// mac_16bit
module mac_16bit(out_rounded,md,mr,clk,rst);
output reg [26:0] out_rounded;
input [15:0] md,mr;               
input clk,rst;
reg [15:0] MD,MR;
reg [39:0] acc;
wire [39:0] mult_out;
wire [17:0] PP0,PP1,PP2,PP3,PP4,PP5,PP6,PP7,PP8;
reg [31:0] PP0_reg,PP1_reg,PP2_reg,PP3_reg,PP4_reg,PP5_reg,PP6_reg,PP7_reg,PP8_reg;
wire [31:0] PP0_FULL,PP1_FULL,PP2_FULL,PP3_FULL,PP4_FULL,PP5_FULL,PP6_FULL,PP7_FULL,PP8_FULL;
wire [7:0] neg;
wire [31:0] sum0,carry0,sum1,carry1,sum2,carry2,sum3,carry3,sum4,carry4,sum5,carry5,sum6,carry6;
wire [39:0] new_acc;
reg [2:0] setup_count;
reg setup_completed;
reg [8:0] count;
generatePartialProducts PP(.PP0(PP0),.PP1(PP1),.PP2(PP2),.PP3(PP3),.PP4(PP4),.PP5(PP5),.PP6(PP6),.PP7(PP7),.PP8(PP8),.neg(neg),.MD(MD),.MR(MR));
genvar i;
assign PP0_FULL[16:0] = PP0;
for(i=31; i>16; i=i-1) begin
  assign PP0_FULL[i] = PP0_FULL[16];
end
assign PP1_FULL[18:2] = PP1;
for(i=31; i>18; i=i-1) begin
  assign PP1_FULL[i] = PP1_FULL[18];
end
assign PP1_FULL[1] = 1'b0;
assign PP1_FULL[0] = neg[0];
assign PP2_FULL[20:4] = PP2;
for(i=31; i>20; i=i-1) begin
  assign PP2_FULL[i] = PP2_FULL[20];
end
assign PP2_FULL[3] = 1'b0;
assign PP2_FULL[2] = neg[1];
for(i=0; i<2; i=i+1) begin
  assign PP2_FULL[i] = 1'b0;
end
assign PP3_FULL[22:6] = PP3;
for(i=31; i>22; i=i-1) begin
  assign PP3_FULL[i] = PP3_FULL[22];
end
assign PP3_FULL[5] = 1'b0;
assign PP3_FULL[4] = neg[2];
for(i=0; i<4; i=i+1) begin
  assign PP3_FULL[i] = 1'b0;
end
assign PP4_FULL[24:8] = PP4;
for(i=31; i>24; i=i-1) begin
  ...
Settings: LEC_CHECK=0, ABC_AREA=1, CAP_MARGIN=20, CELL_PAD_IN_SITES_GLOBAL_PLACEMENT=0, CORE_ASPECT_RATIO=0.91, CORE_MARGIN=2, CORE_UTILIZATION=72, CTS_CLUSTER_DIAMETER=59, GPL_ROUTABILITY_DRIVEN=0, MIN_ROUTING_LAYER=met1, PLACE_DENSITY_LB_ADDON=0.01, SETUP_SLACK_MARGIN=-0.36, SLEW_MARGIN=20, TNS_END_PERCENT=70; clock period 4.72 ns.
run.sh (not shown) runs the stock make flow with config.mk's settings and CLKGATE_MAP_FILE=.
The first run ran to the end with violations: setup timing.
Then changed:
--- a/flow/config.mk
+++ b/flow/config.mk
@@ -11 +11 @@
-export CORE_ASPECT_RATIO = 0.91
+export CORE_ASPECT_RATIO = 0.74
@@ -13,2 +13,2 @@
-export CORE_UTILIZATION = 72
-export CTS_CLUSTER_DIAMETER = 59
+export CORE_UTILIZATION = 71
+export CTS_CLUSTER_DIAMETER = 215
@@ -18 +17,0 @@
-export SETUP_SLACK_MARGIN = -0.36
==> flow/constraint.sdc (replaced) <==
create_clock -name core_clock -period 5.17 [get_ports {clk}]
set_input_delay 1.0340 -clock core_clock [delete_from_list [all_inputs] [get_ports {clk}]]
set_output_delay 1.0340 -clock core_clock [all_outputs]
set_load 0.01 [all_outputs]
After rerunning:
- The changed run finished but fails on setup timing
- global-route usage grows by 0.23 points
- wire length falls by 6.8%
- maximum frequency went up by 4.1%
Then changed:
==> flow/config.mk (replaced) <==
export PLATFORM = sky130hd
export DESIGN_NAME = mac_16bit
export DESIGN_NICKNAME = mac_16bit
export VERILOG_FILES = /design/flow/design.v
export SDC_FILE = /design/flow/constraint.sdc
export NUM_CORES = 4
export LEC_CHECK = 0
export CAP_MARGIN = 20
export CORE_MARGIN = 2
export CORE_UTILIZATION = 40
export SLEW_MARGIN = 20
==> flow/constraint.sdc (replaced) <==
create_clock -name core_clock -period 6.9 [get_ports {clk}]
set_input_delay 1.3800 -clock core_clock [delete_from_list [all_inputs] [get_ports {clk}]]
set_output_delay 1.3800 -clock core_clock [all_outputs]
set_load 0.01 [all_outputs]
The new run passed the timing, DRC and antenna checks; global-route usage came out lower by 19 points; cell area went down by 3.9%; register-to-register slack improves by 1.1 ns; clock-buffer cell count went up by 10; setup slack gets better by 1.1 ns; routed wire length drops by 8.9%.
Then changed:
--- a/flow/config.mk
+++ b/flow/config.mk
@@ -10 +10,2 @@
-export CORE_UTILIZATION = 40
+export CORE_UTILIZATION = 72
+export PLACE_DENSITY_LB_ADDON = 0.0
==> flow/constraint.sdc (replaced) <==
create_clock -name core_clock -period 6.47 [get_ports {clk}]
set_input_delay 1.2940 -clock core_clock [delete_from_list [all_inputs] [get_ports {clk}]]
set_output_delay 1.2940 -clock core_clock [all_outputs]
set_load 0.01 [all_outputs]
This time the run reached the layout checks and failed them: setup timing.
Global-route usage grows by 17 points.
Wire length came out higher by a few percent.
Non-clock buffer count came out higher by 58.
Utilization grows by 38 points.
Synthesized cell count is unchanged.
Critical path depth rose by 2.
Cell area goes up slightly.
Worst setup slack degrades by 0.55 ns.

* * *

Setup of the previous run:
Starting RTL as in the previous note.
Settings: LEC_CHECK=0, ABC_AREA=1, CAP_MARGIN=20, CELL_PAD_IN_SITES_GLOBAL_PLACEMENT=1, CORE_ASPECT_RATIO=0.74, CORE_MARGIN=2, CORE_UTILIZATION=58, CTS_CLUSTER_SIZE=79, GPL_ROUTABILITY_DRIVEN=0, MIN_ROUTING_LAYER=met1, PLACE_DENSITY_LB_ADDON=0.01, SETUP_SLACK_MARGIN=1.03, SLEW_MARGIN=20, TNS_END_PERCENT=70; clock period 5.17 ns.
The flow for the previous run finished, though final verification flagged negative setup slack.
Modified inputs, the current run compared to the previous run
# the previous run
export LEC_CHECK = 0
export ABC_AREA = 1
export CAP_MARGIN = 20
export CELL_PAD_IN_SITES_GLOBAL_PLACEMENT = 1
export CORE_ASPECT_RATIO = 0.74
export CORE_MARGIN = 2
export CORE_UTILIZATION = 58
export CTS_CLUSTER_SIZE = 79
export GPL_ROUTABILITY_DRIVEN = 0
export MIN_ROUTING_LAYER = met1
export PLACE_DENSITY_LB_ADDON = 0.01
export SETUP_SLACK_MARGIN = 1.03
export SLEW_MARGIN = 20
export TNS_END_PERCENT = 70
create_clock -name core_clock -period 5.17 [get_ports {clk}]
# the current run
export LEC_CHECK = 0
export ABC_AREA = 1
export CAP_MARGIN = 20
export CELL_PAD_IN_SITES_GLOBAL_PLACEMENT = 0
export CORE_ASPECT_RATIO = 0.91
export CORE_MARGIN = 2
export CORE_UTILIZATION = 72
export CTS_CLUSTER_DIAMETER = 215
export GPL_ROUTABILITY_DRIVEN = 0
export MIN_ROUTING_LAYER = met1
export PLACE_DENSITY_LB_ADDON = 0.01
export SETUP_SLACK_MARGIN = 1.46
export SLEW_MARGIN = 20
export TNS_END_PERCENT = 70
create_clock -name core_clock -period 5.17 [get_ports {clk}]
Findings:
FAIL for each of the previous run and the current run. Lower die width goes to the current run over the previous run. A end point of the critical path of acc[36]$_SDFFE_PP0P_ is what the current run shows, while acc[32]$_SDFFE_PP0P_ belongs to the previous run. The current run ended up with a higher final period demand of the worst path than the previous run did. The current run ended up with met5 as its highest metal layer used by the detailed router; the previous run ended up with met4. The current run against the previous run: final clock period utilization by the worst path went up; final instance area fell 74 µm².

* * *

mac_16bit again, from the RTL that the note above started with.
Design mac_16bit, start of the top module:
module mac_16bit(out_rounded,md,mr,clk,rst);
output reg [26:0] out_rounded;
input [15:0] md,mr;               
input clk,rst;
reg [15:0] MD,MR;
reg [39:0] acc;
wire [39:0] mult_out;
wire [17:0] PP0,PP1,PP2,PP3,PP4,PP5,PP6,PP7,PP8;
reg [31:0] PP0_reg,PP1_reg,PP2_reg,PP3_reg,PP4_reg,PP5_reg,PP6_reg,PP7_reg,PP8_reg;
wire [31:0] PP0_FULL,PP1_FULL,PP2_FULL,PP3_FULL,PP4_FULL,PP5_FULL,PP6_FULL,PP7_FULL,PP8_FULL;
wire [7:0] neg;
wire [31:0] sum0,carry0,sum1,carry1,sum2,carry2,sum3,carry3,sum4,carry4,sum5,carry5,sum6,carry6;
wire [39:0] new_acc;
reg [2:0] setup_count;
reg setup_completed;
reg [8:0] count;
generatePartialProducts PP(.PP0(PP0),.PP1(PP1),.PP2(PP2),.PP3(PP3),.PP4(PP4),.PP5(PP5),.PP6(PP6),.PP7(PP7),.PP8(PP8),.neg(neg),.MD(MD),.MR(MR));
genvar i;
assign PP0_FULL[16:0] = PP0;
for(i=31; i>16; i=i-1) begin
  assign PP0_FULL[i] = PP0_FULL[16];
end
assign PP1_FULL[18:2] = PP1;
for(i=31; i>18; i=i-1) begin
  assign PP1_FULL[i] = PP1_FULL[18];
end
assign PP1_FULL[1] = 1'b0;
assign PP1_FULL[0] = neg[0];
assign PP2_FULL[20:4] = PP2;
for(i=31; i>20; i=i-1) begin
  assign PP2_FULL[i] = PP2_FULL[20];
end
assign PP2_FULL[3] = 1'b0;
assign PP2_FULL[2] = neg[1];
for(i=0; i<2; i=i+1) begin
  assign PP2_FULL[i] = 1'b0;
end
assign PP3_FULL[22:6] = PP3;
for(i=31; i>22; i=i-1) begin
  assign PP3_FULL[i] = PP3_FULL[22];
end
assign PP3_FULL[5] = 1'b0;
assign PP3_FULL[4] = neg[2];
for(i=0; i<4; i=i+1) begin
  assign PP3_FULL[i] = 1'b0;
end
assign PP4_FULL[24:8] = PP4;
  ...
export LEC_CHECK = 0
export ABC_AREA = 0
export CAP_MARGIN = 20
export CELL_PAD_IN_SITES_DETAIL_PLACEMENT = 2
export CORE_ASPECT_RATIO = 1.19
export CORE_MARGIN = 2
export CORE_UTILIZATION = 32
export CTS_CLUSTER_SIZE = 57
export GPL_ROUTABILITY_DRIVEN = 0
export GPL_TIMING_DRIVEN = 0
export SLEW_MARGIN = 25
create_clock -name core_clock -period 10.1 [get_ports {clk}]
The starting point produced a clean layout.
Then changed:
Settings changed: ABC_AREA 0 to not set, CELL_PAD_IN_SITES_DETAIL_PLACEMENT 2 to not set, CORE_ASPECT_RATIO 1.19 to not set, CORE_UTILIZATION 32 to 69, CTS_CLUSTER_DIAMETER set to 202, CTS_CLUSTER_SIZE 57 to 20, GPL_ROUTABILITY_DRIVEN 0 to not set, GPL_TIMING_DRIVEN 0 to not set, SLEW_MARGIN 25 to 20.
Clock period 10.1 ns to 5.58 ns, I/O delays scaled along.
Result:
- This time the run finished but failed the layout checks on negative setup slack
- global-route usage decreases by 0.47 points
- worst setup slack degrades by 2100 ps
- maximum frequency increases by a quarter to a third
- wire length decreases by well over a third
- design area increases slightly
- die size decreases by well over a third
Then changed:
Settings changed: CORE_UTILIZATION 69 to 20, CTS_CLUSTER_DIAMETER 202 to not set, CTS_CLUSTER_SIZE 20 to not set.
Clock period 5.58 ns to 9.82 ns, I/O delays scaled along.
Result:
- With this change the flow ran to the end with no violations
- worst hold slack got worse by 5.3 ps
- non-clock buffer count came out lower by 137
- area after synthesis stays the same
- count of clock-buffer cells in the layout came out higher by 34
- worst setup slack improved by 3600 ps
- routed wire length came out higher by a few percent
- design area came out higher slightly
Then changed:
Settings changed: CORE_UTILIZATION 20 to 66.
Clock period 9.82 ns to 3.45 ns, I/O delays scaled along.
With this change the flow produced a layout that fails on negative setup slack.
Cell count came out lower by about a fifth.
Via count grows by roughly a tenth.
Design area goes up by a few percent.
